==> run a: inputs <==
Design PIEZO_reality_and_damedame, start of the top module:
module PIEZO_reality_and_damedame(RESETN,CLK_1MHZ,A,T,SONG );
input RESETN,CLK_1MHZ,A,T;
output SONG;
reg SONG;
reg BUFF,BUFF2;
reg [10:0] freq,freq2;
reg [31:0] CNT_SOUND,CNT_SOUND2;
integer CLK_COUNT,CLK_COUNT2;
integer scale,scale2;
always @(*)
begin
if(A&&~T)
	SONG = BUFF;
else if(~A&&T)
	SONG = BUFF2;	
else 
	SONG =0;
end
always @( posedge CLK_1MHZ)
begin
	case(scale)
		-2: freq <= 0;
		-1: freq <= 0;
		0: freq <= 1012;	 
		1:	freq <= 1516;	  
		2:	freq <= 955;		  
		3: freq <= 1012;	  
		4: freq <= 1136;	  
		5: freq <= 1275;	  
		6: freq <= 1012;	  
		7: freq <= 0;	     
		8: freq <= 1607;	  
		9: freq <= 955;		  
		10: freq <= 1012;	  
		11: freq <= 1136;	  
		12: freq <= 1275;	  
		13: freq <= 1012;	  
		14: freq <= 675;	  
		15: freq <= 758;	  
		16: freq <= 1012;	  
		17: freq <= 0;	 	  
		18: freq <= 1516;	  
		19: freq <= 1351;	  
		20: freq <= 1275;	  
		21: freq <= 1012;	  
		22: freq <= 1136;	  
		23: freq <= 1204;	  
		24: freq <= 1136;	  
		25: freq <= 0;	  
		26: freq <= 1516;	  
		27: freq <= 758;	  
		28: freq <= 851;	  
		29: freq <= 902;	  
		30: freq <= 851;	  
		31: freq <= 0;	  
		32: freq <= 1275;	  
		33: freq <= 851;	  
		34: freq <= 955;	  
		35: freq <= 1012;	  
  ...
make LEC_CHECK=0 CAP_MARGIN=20 CORE_MARGIN=2 CORE_UTILIZATION=72 CTS_CLUSTER_DIAMETER=95 CTS_CLUSTER_SIZE=21 HOLD_SLACK_MARGIN=0.3 PLACE_DENSITY_LB_ADDON=0.25 SETUP_SLACK_MARGIN=-0.14 SLEW_MARGIN=20 finish   # period 2.98 ns
run.sh (not shown) runs the stock make flow with config.mk's settings and CLKGATE_MAP_FILE=.
==> run b: changes against run a <==
==> flow/config.mk (replaced) <==
export PLATFORM = sky130hd
export DESIGN_NAME = PIEZO_reality_and_damedame
export DESIGN_NICKNAME = PIEZO_reality_and_damedame
export VERILOG_FILES = /design/flow/design.v
export SDC_FILE = /design/flow/constraint.sdc
export NUM_CORES = 4
export LEC_CHECK = 0
export CAP_MARGIN = 20
export CORE_MARGIN = 2
export CORE_UTILIZATION = 40
export SLEW_MARGIN = 20
==> flow/constraint.sdc (replaced) <==
create_clock -name core_clock -period 10.0 [get_ports {CLK_1MHZ}]
set_input_delay 2.0000 -clock core_clock [delete_from_list [all_inputs] [get_ports {CLK_1MHZ}]]
set_output_delay 2.0000 -clock core_clock [all_outputs]
set_load 0.01 [all_outputs]
==> run c: changes against run a <==
==> flow/config.mk (replaced) <==
export PLATFORM = sky130hd
export DESIGN_NAME = PIEZO_reality_and_damedame
export DESIGN_NICKNAME = PIEZO_reality_and_damedame
export VERILOG_FILES = /design/flow/design.v
export SDC_FILE = /design/flow/constraint.sdc
export NUM_CORES = 4
export LEC_CHECK = 0
export ABC_AREA = 1
export CAP_MARGIN = 30
export CORE_ASPECT_RATIO = 1.24
export CORE_MARGIN = 2
export CORE_UTILIZATION = 44
export CTS_CLUSTER_SIZE = 31
export HOLD_SLACK_MARGIN = -0.03
export SLEW_MARGIN = 15
==> flow/constraint.sdc (replaced) <==
create_clock -name core_clock -period 8.73 [get_ports {CLK_1MHZ}]
set_input_delay 1.7460 -clock core_clock [delete_from_list [all_inputs] [get_ports {CLK_1MHZ}]]
set_output_delay 1.7460 -clock core_clock [all_outputs]
set_load 0.01 [all_outputs]
==> qor summary <==
item                                                                                 run b                     run a                    run c
Clock buffers                                                                           29                        22                       37
Number of unique standard cell types used by synthesis                                  78                        78                       52
Gate power share                                                                     0.017                     0.027                    0.020
Critical path endpoint                                                                SONG             CLK_COUNT[15]                     SONG
Floorplan utilization                                                                0.407                     0.738                    0.446
Sequential area share after synthesis                                                0.468                     0.468                    0.444
Final sum of negative setup slack                                                     0 ps                -18,620 ps                     0 ps
Routed via count                                                                     9,065                    10,800                   10,400
Static Leak                                                                        5.45 nW                   5.88 nW                  6.45 nW
Met3 WL post-DR                                                                     967 um                   2810 um                  1160 um
Global-route met2 utilization                                                        0.256                     0.593                    0.342
Capture point of the worst reg-to-reg path                                       scale[18]             CLK_COUNT[15]                  freq[9]
Standard-cell rows                                                                      62                        46                       68
Met1 wire length                                                                 12,100 um                 12,600 um                12,000 um
Area fraction in and, or, nand and nor cells after synthesis                         0.241                     0.241                    0.328
Post-route fraction of the period consumed by the critical path                      0.534                      1.10                    0.598
Arrival time reported for the critical path endpoint                               3340 ps                   3680 ps                  3470 ps
Final critical-path setup slack                                                    4660 ps                   -296 ps                  3510 ps
Outcome                                                            complete, no violations  finished with violations  complete, no violations
Violated checks                                                                          -              setup timing                        -
Final routed wire length divided by cell count                                     14.5 um                   20.5 um                  13.7 um
Die height                                                                          175 um                    132 um                   191 um
Number of antenna violations at the first check in global routing                        0                         1                        0

---

==> inputs of v3 <==
Starting RTL as in the previous note.
==> flow/design.v (excerpt) <==
module PIEZO_reality_and_damedame(RESETN,CLK_1MHZ,A,T,SONG );
clock: 9.2 ns
lec_check: 0
abc_area: 1
cap_margin: 20
cell_pad_in_sites_detail_placement: 2
core_aspect_ratio: 0.52
core_margin: 5
core_utilization: 55
cts_cluster_diameter: 281
cts_cluster_size: 16
gpl_routability_driven: 1
gpl_timing_driven: 1
hold_slack_margin: 0.29
place_density: 0.52
setup_slack_margin: -0.76
slew_margin: 20
tns_end_percent: 100
==> v12: changes against v3 <==
Settings changed: ABC_AREA 1 to unset, CORE_ASPECT_RATIO 0.52 to unset, CORE_MARGIN 5 to 2, CORE_UTILIZATION 55 to 34, CTS_CLUSTER_DIAMETER 281 to 351, CTS_CLUSTER_SIZE 16 to unset, GPL_ROUTABILITY_DRIVEN 1 to unset, HOLD_SLACK_MARGIN 0.29 to unset, PLACE_DENSITY 0.52 to unset, PLACE_DENSITY_LB_ADDON set to 0.17, SETUP_SLACK_MARGIN -0.76 to unset, TNS_END_PERCENT 100 to 40.
==> flow/constraint.sdc (replaced) <==
create_clock -name core_clock -period 4.38 [get_ports {CLK_1MHZ}]
set_input_delay 0.8760 -clock core_clock [delete_from_list [all_inputs] [get_ports {CLK_1MHZ}]]
set_output_delay 0.8760 -clock core_clock [all_outputs]
set_load 0.01 [all_outputs]
==> results.sh <==
# implementation run metrics
export IMPL_status="no timing/DRC/antenna violations"
export IMPL_yosysUniqueCellTypes=78
export IMPL_avgSynthCellArea_um2=9.197
export IMPL_synthTopCellsByArea="dfrtp_1 (28%), dfstp_2 (14%), nor2_1 (5.3%), xor2_1 (4.6%), ha_1 (3.6%)"
export IMPL_ys_sh_simple_pct=24.13
export IMPL_coreArea_um2=33700
export IMPL_die_x_um=189.6
export IMPL_synthTopCellsByCount="nor2_1 (167), dfrtp_1 (132), nand2_1 (107)"
export IMPL_rows=67
export IMPL_gp_congestion=0.9019
export IMPL_ys_sh_mux_pct=0.5339
export IMPL_syn_inst=1274
export IMPL_top_cell_area_share_pct=28.19
export IMPL_syn_area_um2=11720
the above is filed under v12

==> results.sh <==
# physical design summary
export IMPL_status="did not finish"
export IMPL_failed_stage="detailed placement"
export IMPL_stop_error="[ERROR DPL-0033] detailed placement checks failed during check placement."
export IMPL_yosysUniqueCellTypes=52
export IMPL_gp_congestion=1.041
export IMPL_syn_area_um2=12360
export IMPL_syn_inst=1608
export IMPL_coreArea_um2=22010
export IMPL_synthTopCellsByCount="nor2_1 (275), nand2_1 (271), inv_1 (208)"
export IMPL_die_x_um=217.9
export IMPL_top_cell_area_share_pct=26.72
export IMPL_synthTopCellsByArea="dfrtp_1 (27%), dfstp_2 (13%), nor2_1 (8.4%), nand2_1 (8.2%), inv_1 (6.3%)"
export IMPL_avgSynthCellArea_um2=7.687
the above is filed under v3

No activity file was given, so power comes from the tool's default toggle rates.
